build 31:
## uart_top
module  uart_top(
								input  clk,
								input  rst_n,
								input  din,
								input sw8,
								output  reg  [23:0] pic_out,
								output  reg [16:0] addr,
								output  reg wr_ram,
								output  tx,
								output  reg pic_done,    
								output  reg  pic_download,    
								output  reg [7:0] rgb_led
								);
	wire   dout_vld;
	wire  [7:0] dout;
	reg [3:0] code_p;
	reg  [4:0]  cnt;
	reg  [3:0]  state;
	wire  [3:0]  code;
	wire [7:0]  temp;
	reg [23:0] pic_reg;
	parameter  monitor=0;   
	parameter  second=1 ;
	parameter  third=2 ;
	parameter   fouth=3;
	parameter   fiveth=4;
	parameter   sixth=5;
	parameter   send=6;
	parameter   stop=7;
	assign temp=(dout>8'd57)?(dout-8'd87):(dout-8'd48);
	assign code=temp[3:0];
	always  @ (posedge clk or negedge rst_n)
	    begin
			if  (!rst_n)
			   begin
			      state<=monitor;
				  wr_ram<=1;
				  pic_out<=0;
				  addr<=0;
				  pic_done<=0;
				  end
			else
	case (state)
	monitor:	begin
				   if (dout_vld)
						begin
						    wr_ram<=1;	
  ...
export LEC_CHECK = 0
export ABC_AREA = 1
export CAP_MARGIN = 20
export CELL_PAD_IN_SITES_GLOBAL_PLACEMENT = 1
export CORE_MARGIN = 2
export CORE_UTILIZATION = 40
export GPL_ROUTABILITY_DRIVEN = 1
export MAX_ROUTING_LAYER = met4
export SLEW_MARGIN = 25
create_clock -name core_clock -period 10.0 [get_ports {clk}]
run.sh (not shown) runs the stock make flow with config.mk's settings and CLKGATE_MAP_FILE=.
Build 31 completed; timing, DRC and antenna clean
Edits applied to the flow inputs when going from build 31 to build 9:
Settings: GPL_ROUTABILITY_DRIVEN no longer set, was 1; CORE_MARGIN now 9, was 2; CELL_PAD_IN_SITES_GLOBAL_PLACEMENT no longer set, was 1; MAX_ROUTING_LAYER no longer set, was met4; ABC_AREA no longer set, was 1; SLEW_MARGIN now 20, was 25; CORE_ASPECT_RATIO now 1.7, previously not set; CTS_CLUSTER_SIZE now 100, previously not set; CTS_CLUSTER_DIAMETER now 375, previously not set.
### Flow results
- Going from build 31 to build 9, net count after synthesis lost 219; hold slack saw an increase; design area dropped about 5%.
- Core utilization ends up higher on build 9.
- Build 31 -> build 9: number of placement rows increased by more than a quarter
- Summary of the comparison: filler cell count is lower in build 9, relative to build 31.
- Build 9 vs. build 31: register share after synthesis now larger; cell count along the critical path now larger.
diff inputs: build 9 => build 50
Settings: a deleted CORE_ASPECT_RATIO that had been 1.7; an added HOLD_SLACK_MARGIN of 0.04; a change of CTS_CLUSTER_SIZE from 100 to 60; a change of CORE_UTILIZATION from 40 to 49; an added GPL_TIMING_DRIVEN of 0; a change of CORE_MARGIN from 9 to 2; an added CELL_PAD_IN_SITES_GLOBAL_PLACEMENT of 1; a change of SLEW_MARGIN from 20 to 5; a change of CTS_CLUSTER_DIAMETER from 375 to 343; an added SETUP_SLACK_MARGIN of 1.72.
Findings:
- The faster design of the two is build 9; build 50 tops out lower.
- Placed wire-length estimate for build 50: 1200 um down relative to build 9
- Between build 9 and build 50, combinational share of power increased.
- Reported for build 50 and build 9, I/O pin count turned out identical to the last digit.
Edits applied to the flow inputs when going from build 50 to build 35:
Settings: swapping 5 for 20 in SLEW_MARGIN; clearing SETUP_SLACK_MARGIN, which used to be 1.72; swapping 49 for 48 in CORE_UTILIZATION; swapping 60 for 100 in CTS_CLUSTER_SIZE; swapping 343 for 375 in CTS_CLUSTER_DIAMETER; swapping 2 for 9 in CORE_MARGIN; putting CELL_PAD_IN_SITES_DETAIL_PLACEMENT at 1 where nothing was set; clearing CELL_PAD_IN_SITES_GLOBAL_PLACEMENT, which used to be 1; putting CORE_ASPECT_RATIO at 0.5 where nothing was set; clearing GPL_TIMING_DRIVEN, which used to be 0; clearing HOLD_SLACK_MARGIN, which used to be 0.04.
Findings:
- Build 35 ran to completion and came out clean on the timing, DRC and antenna checks.
- Build 35 against build 50: core footprint lost 140 um2; final core utilization neither gained nor lost much; sum of routed wire segments on met1 picked up an extra about 15%.
- Build 35 -> build 50: non-clock inverter count in the final layout delta 0, exact match

* * *

Starting RTL as in the previous note.
make LEC_CHECK=0 CAP_MARGIN=20 CORE_MARGIN=2 CORE_UTILIZATION=40 SLEW_MARGIN=20 finish   # period 10.0 ns
Edit:
- clock period: 10.0 -> 2.56 ns (I/O delays scaled with it)
The changed run reached the layout checks and failed them: setup timing.
Final cell count goes up by 3.7%.
Global-route usage goes up by 1.0 points.
Die area stays the same.
Maximum frequency goes up by 9.2%.
Worst setup slack gets worse by 7100 ps.
Flip-flop count is unchanged.
Edit:
- ABC_AREA: not set -> 1
- CORE_UTILIZATION: 40 -> 70
- CTS_CLUSTER_DIAMETER: not set -> 233
- CTS_CLUSTER_SIZE: not set -> 23
- SETUP_SLACK_MARGIN: not set -> 0.85
- clock period: 2.56 -> 2.93 ns (I/O delays scaled with it)
The changed run passed the timing, DRC and antenna checks.
Worst hold slack got worse by 210 ps.
Global-route usage rose by 16 points.
Maximum frequency climbs by 25%.
Utilization rises by 38 points.
Power fell by 5.6%.
Setup slack is better by 1000 ps.
Wire length rose by 41%.
Edit:
- ABC_AREA: 1 -> not set
- CTS_CLUSTER_DIAMETER: 233 -> not set
- CTS_CLUSTER_SIZE: 23 -> 37
- SETUP_SLACK_MARGIN: 0.85 -> not set
- clock period: 2.93 -> 2.33 ns (I/O delays scaled with it)
Result: This time the run produced a layout that fails on setup timing. Routed wire length is lower by about 10%. Die size decreases by about 5%. Final cell count is lower by about 22%. Worst hold slack gets better by 190 ps.
Edit:
- ABC_AREA: not set -> 1
- CORE_UTILIZATION: 70 -> 72
- CTS_CLUSTER_SIZE: 37 -> 94
- TNS_END_PERCENT: not set -> 10
- clock period: 2.33 -> 2.04 ns (I/O delays scaled with it)
=> This time the run reached the layout checks and failed them: hold timing, setup timing; flip-flop count does not change; synthesized cell count climbs by well over a third; non-clock buffer count increases by 2; die area grows by a few percent; sequential share of layout area drops by 1.9 points; combinational power rises by a quarter to a third; wire length rose by a little under a tenth; cell area grows by a few percent.
Power is estimated from default activity; no workload was simulated.
